## v_tile
module v_tile #(
    parameter width = 16,  
    parameter num_inputs = 4,  
    parameter num_regs = 16,  
    parameter total_inputs = num_inputs + num_inputs  
) (
    input wire clk,
    input wire reset,
    input wire on_off,  
    input wire write_en1,  
    output wire write_rdy1,
    input wire [num_inputs*width-1:0] w_data_in1,  
    output wire write_ack1,
    input wire write_en2,  
    output wire write_rdy2,
    input wire [num_inputs*width-1:0] w_data_in2,  
    output wire write_ack2,
    input wire write_en3,  
    output wire write_rdy3,
    input wire [width-1:0] w_data_in3,
    output wire write_ack3,
    output wire [num_inputs*width-1:0] adder_outputs,  
    output wire [3:0] dest_info,
    output wire adder_ack
);
Size in the first run: roughly 220 flip-flops, ~230 I/O pins, roughly 12,000 um^2 of cells after synthesis.
make LEC_CHECK=0 CAP_MARGIN=20 CELL_PAD_IN_SITES_DETAIL_PLACEMENT=0 CORE_MARGIN=2 CORE_UTILIZATION=70 CTS_CLUSTER_DIAMETER=29 CTS_CLUSTER_SIZE=48 MAX_ROUTING_LAYER=met5 PLACE_DENSITY_LB_ADDON=0.25 SETUP_SLACK_MARGIN=1.31 SLEW_MARGIN=40 TNS_END_PERCENT=45 finish   # period 4.74 ns
run.sh (not shown) runs the stock make flow with config.mk's settings and CLKGATE_MAP_FILE=.
The starting point never finished: it broke off in 4_1_cts with DPL-0038.
==> next run, changes <==
CELL_PAD_IN_SITES_DETAIL_PLACEMENT = not set   (was 0)
CORE_UTILIZATION = 59   (was 70)
CTS_CLUSTER_DIAMETER = not set   (was 29)
CTS_CLUSTER_SIZE = not set   (was 48)
MAX_ROUTING_LAYER = not set   (was met5)
PLACE_DENSITY_LB_ADDON = not set   (was 0.25)
SETUP_SLACK_MARGIN = 0.51   (was 1.31)
SLEW_MARGIN = 20   (was 40)
TNS_END_PERCENT = not set   (was 45)
clock period = 2.97 ns   (was 4.74 ns; I/O delays follow)
=> The new run ended with an error in 5_1_grt on GRT-0232. Synthesized area does not change. Die area increases by 18%. Synthesized cell count is unchanged.
==> next run, changes <==
CORE_UTILIZATION = 40   (was 59)
SETUP_SLACK_MARGIN = not set   (was 0.51)
clock period = 4.35 ns   (was 2.97 ns; I/O delays follow)
Effect: With this change the flow went through all stages and came out clean. Synthesized area stays the same. Die size grows by well over a third. Synthesized cell count does not change.
==> next run, changes <==
CORE_UTILIZATION = 53   (was 40)
TNS_END_PERCENT = 55   (was not set)
clock period = 2.44 ns   (was 4.35 ns; I/O delays follow)
What happened: The changed run ran to the end with violations: negative setup slack; global-route usage is higher by 10 points; critical path depth rose by 1; routed wire length increases by about 25%; design area came out higher by 14%; total power increases by 63%; die area shrinks by about 24%.


Starting RTL as in the previous note.
clock: 2.44 ns
lec_check: 0
abc_area: 1
cap_margin: 20
core_margin: 2
core_utilization: 67
cts_cluster_diameter: 372
cts_cluster_size: 95
place_density: 0.37
slew_margin: 20
tns_end_percent: 10
The baseline stopped in global routing on GRT-0232.
==> next run, changes <==
==> flow/config.mk (replaced) <==
export PLATFORM = sky130hd
export DESIGN_NAME = v_tile
export DESIGN_NICKNAME = v_tile
export VERILOG_FILES = /design/flow/design.v
export SDC_FILE = /design/flow/constraint.sdc
export NUM_CORES = 4
export LEC_CHECK = 0
export CAP_MARGIN = 20
export CORE_MARGIN = 2
export CORE_UTILIZATION = 60
export SLEW_MARGIN = 20
export TNS_END_PERCENT = 55
==> flow/constraint.sdc (replaced) <==
create_clock -name core_clock -period 3.63 [get_ports {clk}]
set_input_delay 0.7260 -clock core_clock [delete_from_list [all_inputs] [get_ports {clk}]]
set_output_delay 0.7260 -clock core_clock [all_outputs]
set_load 0.01 [all_outputs]
The new run finished but fails on negative setup slack; area after synthesis drops by a few percent; die size increases by a little under a tenth; synthesized cell count drops by about a fifth.
==> next run, changes <==
--- a/flow/config.mk
+++ b/flow/config.mk
@@ -9,4 +9,6 @@
 export CORE_MARGIN = 2
-export CORE_UTILIZATION = 60
+export CORE_UTILIZATION = 65
+export CTS_CLUSTER_DIAMETER = 117
+export MAX_ROUTING_LAYER = met4
+export SETUP_SLACK_MARGIN = 0.44
 export SLEW_MARGIN = 20
-export TNS_END_PERCENT = 55
==> flow/constraint.sdc (replaced) <==
create_clock -name core_clock -period 4.5 [get_ports {clk}]
set_input_delay 0.9000 -clock core_clock [delete_from_list [all_inputs] [get_ports {clk}]]
set_output_delay 0.9000 -clock core_clock [all_outputs]
set_load 0.01 [all_outputs]
Effect: The new run finished with timing, DRC and antenna clean; total power fell by about a fifth; global-route usage grows by 3.8 points; core utilization came out higher by 1.5 points; routed wire length shrinks by a little under a tenth; die area is lower by a little under a tenth; final area falls by a few percent; area after synthesis does not change.
==> next run, changes <==
--- a/flow/config.mk
+++ b/flow/config.mk
@@ -9,6 +9,3 @@
 export CORE_MARGIN = 2
-export CORE_UTILIZATION = 65
-export CTS_CLUSTER_DIAMETER = 117
-export MAX_ROUTING_LAYER = met4
-export SETUP_SLACK_MARGIN = 0.44
+export CORE_UTILIZATION = 15
 export SLEW_MARGIN = 20
==> flow/constraint.sdc (replaced) <==
create_clock -name core_clock -period 4.35 [get_ports {clk}]
set_input_delay 0.8700 -clock core_clock [delete_from_list [all_inputs] [get_ports {clk}]]
set_output_delay 0.8700 -clock core_clock [all_outputs]
set_load 0.01 [all_outputs]
Routed wire length went up by 9.2%.
Final cell count went up by 44%.
Worst hold slack gains 0.0091 ns.
Via count went down by 9.5%.
Sequential share of layout area went down by 2.1 points.
Sequential cell count stays the same.
Worst setup slack loses 0.32 ns.
==> next run, changes <==
--- a/flow/config.mk
+++ b/flow/config.mk
@@ -9,3 +9,3 @@
 export CORE_MARGIN = 2
-export CORE_UTILIZATION = 15
+export CORE_UTILIZATION = 64
 export SLEW_MARGIN = 20
==> flow/constraint.sdc (replaced) <==
create_clock -name core_clock -period 6.63 [get_ports {clk}]
set_input_delay 1.3260 -clock core_clock [delete_from_list [all_inputs] [get_ports {clk}]]
set_output_delay 1.3260 -clock core_clock [all_outputs]
set_load 0.01 [all_outputs]
Final area shrinks by about 15%.
Via count goes down by 2.9%.
Count of clock-buffer cells in the layout is unchanged.
Worst hold slack loses 0.0036 ns.
Global-route usage grows by 20 points.
Die size goes down by 76%.
Setup slack improves by 1.1 ns.
Wire length shrinks by 27%.
==> next run, changes <==
--- a/flow/config.mk
+++ b/flow/config.mk
@@ -9,3 +9,6 @@
 export CORE_MARGIN = 2
-export CORE_UTILIZATION = 64
+export CORE_UTILIZATION = 66
+export HOLD_SLACK_MARGIN = -0.1
+export MAX_ROUTING_LAYER = met4
 export SLEW_MARGIN = 20
+export TNS_END_PERCENT = 55
==> flow/constraint.sdc (replaced) <==
create_clock -name core_clock -period 3.63 [get_ports {clk}]
set_input_delay 0.7260 -clock core_clock [delete_from_list [all_inputs] [get_ports {clk}]]
set_output_delay 0.7260 -clock core_clock [all_outputs]
set_load 0.01 [all_outputs]
Result: This time the run aborted during global routing, error GRT-0232; die area is lower by a few percent; synthesized cell count does not change; synthesized area does not change.
No activity file was given, so power comes from the tool's default toggle rates.
